==> trial 77 <==
==> flow/design.v <==
module pointwise_weight_regs #(
    parameter DATA_W   = 8,
    parameter CIN      = 32,
    parameter COUT     = 64,
    parameter PAR_CIN  = 8,
    parameter PAR_COUT = 8
)(
    input  wire clk,
    input  wire reset,
    input  wire                         wr_en,
    input  wire [$clog2(COUT*CIN)-1:0]  wr_addr,
    input  wire signed [DATA_W-1:0]     wr_data,
    input  wire [$clog2((COUT+PAR_COUT-1)/PAR_COUT)-1:0] cout_blk_idx,
    input  wire [$clog2((CIN +PAR_CIN -1)/PAR_CIN )-1:0] cin_blk_idx,
    output reg  signed [PAR_COUT*PAR_CIN*DATA_W-1:0] weight_vec
);
    localparam NUM_CIN_BLKS  = (CIN  + PAR_CIN  - 1) / PAR_CIN;
    localparam NUM_COUT_BLKS = (COUT + PAR_COUT - 1) / PAR_COUT;
    localparam BLOCK_W       = PAR_COUT * PAR_CIN * DATA_W;
    localparam TOTAL_BLOCKS  = NUM_CIN_BLKS * NUM_COUT_BLKS;
    localparam TOTAL_WEIGHTS = COUT * CIN;
    (* ram_style = "block" *)
    reg signed [BLOCK_W-1:0] weight_mem [0:TOTAL_BLOCKS-1];
    wire [$clog2(COUT)-1:0] wr_cout;
    wire [$clog2(CIN)-1:0]  wr_cin;
    assign wr_cout = wr_addr / CIN;
    assign wr_cin  = wr_addr % CIN;
    wire [$clog2(NUM_COUT_BLKS)-1:0] wr_cout_blk;
    wire [$clog2(NUM_CIN_BLKS)-1:0]  wr_cin_blk;
    assign wr_cout_blk = wr_cout / PAR_COUT;
    assign wr_cin_blk  = wr_cin  / PAR_CIN;
    wire [$clog2(TOTAL_BLOCKS)-1:0] blk_idx;
    assign blk_idx = wr_cout_blk * NUM_CIN_BLKS + wr_cin_blk;
    wire [$clog2(PAR_COUT)-1:0] off_cout;
    wire [$clog2(PAR_CIN)-1:0]  off_cin;
    assign off_cout = wr_cout % PAR_COUT;
    assign off_cin  = wr_cin  % PAR_CIN;
    wire [$clog2(PAR_COUT*PAR_CIN)-1:0] elem_idx;
    assign elem_idx = off_cout * PAR_CIN + off_cin;
    wire [$clog2(BLOCK_W)-1:0] bit_idx;
    assign bit_idx = elem_idx * DATA_W;
    always @(posedge clk) begin
        if (wr_en && (wr_addr < TOTAL_WEIGHTS)) begin
            weight_mem[blk_idx][bit_idx +: DATA_W] <= wr_data;
        end
    end
    always @(posedge clk) begin
        weight_vec <=
            weight_mem[cout_blk_idx * NUM_CIN_BLKS + cin_blk_idx];
    end
endmodule
module pointwise_mac_datapath #(
    parameter DATA_W   = 8,
    parameter ACC_W    = 64,
    parameter PAR_CIN  = 8,    
    parameter PAR_COUT = 8
)(
    input  wire                               clk,
    input  wire                               reset,
    input  wire                               acc_clear,
    input  wire                               acc_enable,
    input  wire signed [PAR_CIN*DATA_W-1:0]   feature_vec,
    input  wire signed [PAR_COUT*PAR_CIN*DATA_W-1:0] weight_vec,
    output wire signed [PAR_COUT*ACC_W-1:0]   acc_out
);
    initial begin
        if (PAR_CIN & (PAR_CIN - 1))
            $error("PAR_CIN must be power of 2.");
    end
    localparam PROD_W   = 2 * DATA_W;
    localparam TREE_LVL = $clog2(PAR_CIN);
    localparam SUM_W    = PROD_W + TREE_LVL;
    localparam LATENCY  = 2 + TREE_LVL;  
    integer g, i;
    reg signed [PAR_CIN*DATA_W-1:0]            feature_vec_r;
    reg signed [PAR_COUT*PAR_CIN*DATA_W-1:0]   weight_vec_r;
    always @(posedge clk) begin
        feature_vec_r <= feature_vec;
        weight_vec_r  <= weight_vec;
    end
    (* use_dsp = "yes" *)
    reg signed [PROD_W-1:0] mult [0:PAR_COUT-1][0:PAR_CIN-1];
    always @(posedge clk) begin
        for (g = 0; g < PAR_COUT; g = g + 1) begin
            for (i = 0; i < PAR_CIN; i = i + 1) begin
                mult[g][i] <=
                    $signed(feature_vec_r[i*DATA_W +: DATA_W]) *
                    $signed(weight_vec_r[(g*PAR_CIN+i)*DATA_W +: DATA_W]);
            end
        end
    end
    reg signed [SUM_W-1:0] tree_lvl 
        [0:PAR_COUT-1][0:TREE_LVL-1][0:PAR_CIN/2-1];
    always @(posedge clk) begin
        for (g = 0; g < PAR_COUT; g = g + 1) begin
            for (i = 0; i < PAR_CIN/2; i = i + 1) begin
                tree_lvl[g][0][i] <=
                    {{(SUM_W-PROD_W){mult[g][2*i][PROD_W-1]}}, mult[g][2*i]} +
                    {{(SUM_W-PROD_W){mult[g][2*i+1][PROD_W-1]}}, mult[g][2*i+1]};
            end
        end
    end
    genvar lvl;
    generate
        for (lvl = 1; lvl < TREE_LVL; lvl = lvl + 1) begin : TREE_GEN
            integer idx;
            always @(posedge clk) begin
                for (g = 0; g < PAR_COUT; g = g + 1) begin
                    for (idx = 0; idx < (PAR_CIN >> (lvl+1)); idx = idx + 1) begin
                        tree_lvl[g][lvl][idx] <=
                            tree_lvl[g][lvl-1][2*idx] +
                            tree_lvl[g][lvl-1][2*idx+1];
                    end
                end
            end
        end
    endgenerate
    wire signed [SUM_W-1:0] cycle_sum [0:PAR_COUT-1];
    genvar gi;
    generate
        for (gi = 0; gi < PAR_COUT; gi = gi + 1) begin : SUM_OUT
            assign cycle_sum[gi] = tree_lvl[gi][TREE_LVL-1][0];
        end
    endgenerate
    reg [LATENCY-1:0] acc_enable_pipe;
    reg [LATENCY-1:0] acc_clear_pipe;
    always @(posedge clk) begin
        if (reset) begin
            acc_enable_pipe <= 0;
            acc_clear_pipe  <= 0;
        end
        else begin
            acc_enable_pipe <= {acc_enable_pipe[LATENCY-2:0], acc_enable};
            acc_clear_pipe  <= {acc_clear_pipe[LATENCY-2:0],  acc_clear};
        end
    end
    wire acc_enable_aligned = acc_enable_pipe[LATENCY-1];
    wire acc_clear_aligned  = acc_clear_pipe[LATENCY-1];
    (* use_dsp = "yes" *)
    reg signed [ACC_W-1:0] acc_reg [0:PAR_COUT-1];
    always @(posedge clk) begin
        if (reset) begin
            for (g = 0; g < PAR_COUT; g = g + 1)
                acc_reg[g] <= 0;
        end
        else if (acc_clear_aligned) begin
            for (g = 0; g < PAR_COUT; g = g + 1)
                acc_reg[g] <= 0;
        end
        else if (acc_enable_aligned) begin
            for (g = 0; g < PAR_COUT; g = g + 1)
                acc_reg[g] <= acc_reg[g] + cycle_sum[g];
        end
    end
    generate
        for (gi = 0; gi < PAR_COUT; gi = gi + 1) begin : OUT_PACK
            assign acc_out[gi*ACC_W +: ACC_W] = acc_reg[gi];
        end
    endgenerate
endmodule
module pointwise_conv1x1_fsm_axis #(
    parameter DATA_W   = 8,
    parameter ACC_W    = 64,
    parameter CIN      = 32,
    parameter COUT     = 64,
    parameter PAR_CIN  = 8,
    parameter PAR_COUT = 8,
    parameter MAC_LATENCY = 5
)(
    input  wire clk,
    input  wire reset,
    input  wire s_axis_tvalid,
    output wire s_axis_tready,
    output wire m_axis_tvalid,
    input  wire m_axis_tready,
    input  wire signed [CIN*DATA_W-1:0] feature_vec,
    input  wire signed [PAR_COUT*ACC_W-1:0] acc_out,
    output reg  acc_clear,
    output reg  acc_enable,
    output reg signed [COUT*DATA_W-1:0] out_vec,
    output reg signed [CIN*DATA_W-1:0] feature_reg,
    output reg [$clog2((CIN+PAR_CIN-1)/PAR_CIN)-1:0]   cin_blk_idx,
    output reg [$clog2((COUT+PAR_COUT-1)/PAR_COUT)-1:0] cout_blk_idx,
    output reg o_intr
);
    localparam NUM_CIN_ITER  = (CIN  + PAR_CIN  - 1) / PAR_CIN;
    localparam NUM_COUT_ITER = (COUT + PAR_COUT - 1) / PAR_COUT;
    localparam IDLE      = 3'd0,
               LOAD      = 3'd1,
               ACCUM     = 3'd2,
               WAIT_PIPE = 3'd3,
               STORE     = 3'd4,
               DONE      = 3'd5;
    reg [2:0] state, next_state;
    reg [$clog2(NUM_CIN_ITER)-1:0]  cin_cnt;
    reg [$clog2(NUM_COUT_ITER)-1:0] cout_cnt;
    reg [$clog2(MAC_LATENCY)-1:0]   pipe_cnt;
    always @(posedge clk)
        if (reset)
            state <= IDLE;
        else
            state <= next_state;
    always @(*) begin
        next_state = state;
        case (state)
            IDLE:
                if (s_axis_tvalid)
                    next_state = LOAD;
            LOAD:
                next_state = ACCUM;
            ACCUM:
                if (cin_cnt == NUM_CIN_ITER-1)
                    next_state = WAIT_PIPE;
            WAIT_PIPE:
                if (pipe_cnt == MAC_LATENCY-1)
                    next_state = STORE;
            STORE:
                if (cout_cnt == NUM_COUT_ITER-1)
                    next_state = DONE;
                else
                    next_state = LOAD;
            DONE:
                if (m_axis_tready)
                    next_state = IDLE;
        endcase
    end
    function automatic signed [DATA_W-1:0] saturate;
        input signed [ACC_W-1:0] val;
        begin
            if (val > 127)
                saturate = 127;
            else if (val < -128)
                saturate = -128;
            else
                saturate = val[DATA_W-1:0];
        end
    endfunction
    integer g;
    always @(posedge clk) begin
        if (reset) begin
            cin_cnt      <= 0;
            cout_cnt     <= 0;
            pipe_cnt     <= 0;
            cin_blk_idx  <= 0;
            cout_blk_idx <= 0;
            acc_enable   <= 0;
            acc_clear    <= 0;
            out_vec      <= 0;
            feature_reg  <= 0;
            o_intr       <= 0;
        end
        else begin
            acc_enable <= 0;
            acc_clear  <= 0;
            o_intr     <= 0;
            if (state == ACCUM && next_state == WAIT_PIPE)
                pipe_cnt <= 0;
            else if (state == WAIT_PIPE)
                pipe_cnt <= pipe_cnt + 1;
            case (state)
                IDLE:
                begin
                    cin_cnt  <= 0;
                    cout_cnt <= 0;
                    if (s_axis_tvalid)
                        feature_reg <= feature_vec;   
                end
                LOAD:
                begin
                    cin_cnt      <= 0;
                    cin_blk_idx  <= 0;
                    cout_blk_idx <= cout_cnt;
                    acc_clear    <= 1;
                end
                ACCUM:
                begin
                    acc_enable  <= 1;
                    cin_blk_idx <= cin_cnt + 1;
                    if (cin_cnt != NUM_CIN_ITER-1)
                        cin_cnt <= cin_cnt + 1;
                end
                WAIT_PIPE:
                begin
                end
                STORE:
                begin
                    for (g = 0; g < PAR_COUT; g = g + 1)
                        if ((cout_cnt*PAR_COUT + g) < COUT)
                            out_vec[(cout_cnt*PAR_COUT + g)*DATA_W +: DATA_W]
                                <= saturate(acc_out[g*ACC_W +: ACC_W]);
                    if (cout_cnt != NUM_COUT_ITER-1)
                        cout_cnt <= cout_cnt + 1;
                end
                DONE:
                begin
                    o_intr <= 1;
                end
            endcase
        end
    end
    assign s_axis_tready = (state == IDLE);
    assign m_axis_tvalid = (state == DONE);
endmodule
module pointwise_layer_stream #(
    parameter DATA_W   = 8,
    parameter ACC_W    = 64,
    parameter CIN      = 16,
    parameter COUT     = 16,
    parameter PAR_CIN       = 8,
    parameter PAR_COUT       = 4
)(
    input  wire clk,
    input  wire reset,
    input  wire [CIN*DATA_W-1:0]  s_axis_tdata,
    input  wire                   s_axis_tvalid,
    output wire                   s_axis_tready,
    output wire [COUT*DATA_W-1:0] m_axis_tdata,
    output wire                   m_axis_tvalid,
    input  wire                   m_axis_tready,
    input  wire                         pw_wr_en,
    input  wire [$clog2(COUT*CIN)-1:0]  pw_wr_addr,
    input  wire signed [DATA_W-1:0]     pw_wr_data,
    output wire o_intr
);
    localparam NUM_CIN_ITER  = (CIN  + PAR_CIN  - 1) / PAR_CIN;
    localparam NUM_COUT_ITER = (COUT + PAR_COUT - 1) / PAR_COUT;
    localparam MAC_LATENCY = 3 + $clog2(PAR_CIN);
    wire                                  acc_clear;
    wire                                  acc_enable;
    wire signed [PAR_COUT*ACC_W-1:0]      acc_out;
    wire signed [CIN*DATA_W-1:0]          feature_full_reg;
    wire signed [PAR_CIN*DATA_W-1:0]      feature_slice;
    wire signed [PAR_COUT*PAR_CIN*DATA_W-1:0] weight_vec_block;
    wire [$clog2(NUM_CIN_ITER)-1:0]       cin_blk_idx;
    wire [$clog2(NUM_COUT_ITER)-1:0]      cout_blk_idx;
    wire signed [COUT*DATA_W-1:0]         fsm_out_vec;
    wire                                  fsm_m_axis_tvalid;
    pointwise_conv1x1_fsm_axis #(
        .DATA_W       (DATA_W),
        .ACC_W        (ACC_W),
        .CIN          (CIN),
        .COUT         (COUT),
        .PAR_CIN      (PAR_CIN),
        .PAR_COUT     (PAR_COUT),
        .MAC_LATENCY  (MAC_LATENCY)
    ) FSM (
        .clk            (clk),
        .reset          (reset),
        .s_axis_tvalid  (s_axis_tvalid),
        .s_axis_tready  (s_axis_tready),
        .m_axis_tvalid  (fsm_m_axis_tvalid),
        .m_axis_tready  (m_axis_tready),
        .feature_vec    (s_axis_tdata),       
        .acc_out        (acc_out),
        .acc_clear      (acc_clear),
        .acc_enable     (acc_enable),
        .out_vec        (fsm_out_vec),
        .feature_reg    (feature_full_reg),   
        .cin_blk_idx    (cin_blk_idx),
        .cout_blk_idx   (cout_blk_idx),
        .o_intr         (o_intr)
    );
    reg signed [PAR_CIN*DATA_W-1:0] feature_slice_r;
    always @(posedge clk)
        feature_slice_r <=
            feature_full_reg[
                cin_blk_idx * PAR_CIN * DATA_W +: PAR_CIN * DATA_W
            ];
    assign feature_slice = feature_slice_r;
    pointwise_weight_regs #(
        .DATA_W   (DATA_W),
        .CIN      (CIN),
        .COUT     (COUT),
        .PAR_CIN  (PAR_CIN),
        .PAR_COUT (PAR_COUT)
    ) PW_WREGS (
        .clk          (clk),
        .reset        (reset),
        .wr_en        (pw_wr_en),
        .wr_addr      (pw_wr_addr),
        .wr_data      (pw_wr_data),
        .cin_blk_idx  (cin_blk_idx),
        .cout_blk_idx (cout_blk_idx),
        .weight_vec   (weight_vec_block)
    );
    pointwise_mac_datapath #(
        .DATA_W   (DATA_W),
        .ACC_W    (ACC_W),
        .PAR_CIN  (PAR_CIN),
        .PAR_COUT (PAR_COUT)
    ) MAC_DP (
        .clk         (clk),
        .reset       (reset),
        .acc_clear   (acc_clear),
        .acc_enable  (acc_enable),
        .feature_vec (feature_slice),    
        .weight_vec  (weight_vec_block),
        .acc_out     (acc_out)
    );
    assign m_axis_tdata  = fsm_out_vec;
    assign m_axis_tvalid = fsm_m_axis_tvalid;
endmodule
==> flow/run.sh <==
#!/bin/bash
# the make line also repeats each setting of config.mk as NAME=value (left out here)
make -C /OpenROAD-flow-scripts/flow DESIGN_CONFIG=/design/flow/config.mk WORK_HOME=/design/flow/orfs CLKGATE_MAP_FILE= finish
==> flow/config.mk <==
export PLATFORM = sky130hd
export DESIGN_NAME = pointwise_layer_stream
export DESIGN_NICKNAME = pointwise_layer_stream
export VERILOG_FILES = /design/flow/design.v
export SDC_FILE = /design/flow/constraint.sdc
export NUM_CORES = 4
export LEC_CHECK = 0
export ABC_AREA = 0
export CAP_MARGIN = 5
export CORE_ASPECT_RATIO = 0.8
export CORE_MARGIN = 2
export CORE_UTILIZATION = 72
export CTS_CLUSTER_DIAMETER = 312
export CTS_CLUSTER_SIZE = 22
export GPL_ROUTABILITY_DRIVEN = 0
export GPL_TIMING_DRIVEN = 1
export PLACE_DENSITY = 0.65
export SETUP_SLACK_MARGIN = 1.2
export SLEW_MARGIN = 20
export TNS_END_PERCENT = 5
==> flow/constraint.sdc <==
create_clock -name core_clock -period 4.87 [get_ports {clk}]
set_input_delay 0.9740 -clock core_clock [delete_from_list [all_inputs] [get_ports {clk}]]
set_output_delay 0.9740 -clock core_clock [all_outputs]
set_load 0.01 [all_outputs]
==> trial 76 (differences from trial 77) <==
==> flow/config.mk (replaced) <==
export PLATFORM = sky130hd
export DESIGN_NAME = pointwise_layer_stream
export DESIGN_NICKNAME = pointwise_layer_stream
export VERILOG_FILES = /design/flow/design.v
export SDC_FILE = /design/flow/constraint.sdc
export NUM_CORES = 4
export LEC_CHECK = 0
export CAP_MARGIN = 20
export CORE_MARGIN = 2
export CORE_UTILIZATION = 65
export SLEW_MARGIN = 20
==> flow/constraint.sdc (replaced) <==
create_clock -name core_clock -period 8.12 [get_ports {clk}]
set_input_delay 1.6240 -clock core_clock [delete_from_list [all_inputs] [get_ports {clk}]]
set_output_delay 1.6240 -clock core_clock [all_outputs]
set_load 0.01 [all_outputs]
==> trial 6 (differences from trial 77) <==
==> flow/config.mk (replaced) <==
export PLATFORM = sky130hd
export DESIGN_NAME = pointwise_layer_stream
export DESIGN_NICKNAME = pointwise_layer_stream
export VERILOG_FILES = /design/flow/design.v
export SDC_FILE = /design/flow/constraint.sdc
export NUM_CORES = 4
export LEC_CHECK = 0
export ABC_AREA = 1
export CAP_MARGIN = 20
export CELL_PAD_IN_SITES_DETAIL_PLACEMENT = 1
export CELL_PAD_IN_SITES_GLOBAL_PLACEMENT = 3
export CORE_ASPECT_RATIO = 0.8
export CORE_MARGIN = 2
export CORE_UTILIZATION = 65
export CTS_CLUSTER_DIAMETER = 96
export CTS_CLUSTER_SIZE = 82
export GPL_ROUTABILITY_DRIVEN = 0
export GPL_TIMING_DRIVEN = 0
export HOLD_SLACK_MARGIN = -0.01
export SETUP_SLACK_MARGIN = 2.1
export SLEW_MARGIN = 20
export TNS_END_PERCENT = 75
==> flow/constraint.sdc (replaced) <==
create_clock -name core_clock -period 9.41 [get_ports {clk}]
set_input_delay 1.8820 -clock core_clock [delete_from_list [all_inputs] [get_ports {clk}]]
set_output_delay 1.8820 -clock core_clock [all_outputs]
set_load 0.01 [all_outputs]
==> results <==
CTS tree: trial 76 built; trial 6 -; trial 77 built
Count of port buffers added during placement: trial 76 279; trial 6 -; trial 77 279
Post-layout nets: trial 76 25,087; trial 6 -; trial 77 25,487
Count of different cell masters after synthesis: trial 76 98; trial 6 55; trial 77 98
Source of the critical timing path: trial 76 MAC_DP.feature_vec_r[57]; trial 6 -; trial 77 MAC_DP.feature_vec_r[36]
Post-synth design cell area: trial 76 243,500 µm²; trial 6 260,500 µm²; trial 77 243,500 µm²
Setup Total Neg Slack: trial 76 0 ns; trial 6 -; trial 77 0 ns
Met1 routing resource usage after global routing: trial 76 46.71%; trial 6 -; trial 77 54.18%
Latest clock arrival within the worst-skew pair: trial 76 1.05 ns; trial 6 -; trial 77 1.01 ns
Detailed-router iteration count before antenna repair: trial 76 6; trial 6 -; trial 77 8
Number of setup violations in the final report: trial 76 0; trial 6 -; trial 77 0
Average routed wire per standard cell: trial 76 22.73 µm; trial 6 -; trial 77 24.03 µm
Post-place instance area: trial 76 251,300 µm²; trial 6 -; trial 77 255,200 µm²
Result of the run: trial 76 finished clean; trial 6 did not finish; trial 77 finished clean
Stage where the flow stopped: trial 76 -; trial 6 global placement without I/O; trial 77 -
Global-route wire length before repair: trial 76 930,000 µm; trial 6 -; trial 77 947,400 µm
Final core utilization: trial 76 71.37%; trial 6 -; trial 77 78.97%
Master cell of the clock root buffer: trial 76 clkbuf_16; trial 6 -; trial 77 clkbuf_16
Cell with the largest stage delay on the worst path: trial 76 dfxtp_1; trial 6 -; trial 77 fa_1
Final-layout clock buffer total: trial 76 576; trial 6 -; trial 77 320
Setup Buffers After CTS: trial 76 0; trial 6 -; trial 77 103
Total number of warnings across the stage logs: trial 76 57; trial 6 -; trial 77 47
Hold Violations, Final: trial 76 0; trial 6 -; trial 77 0
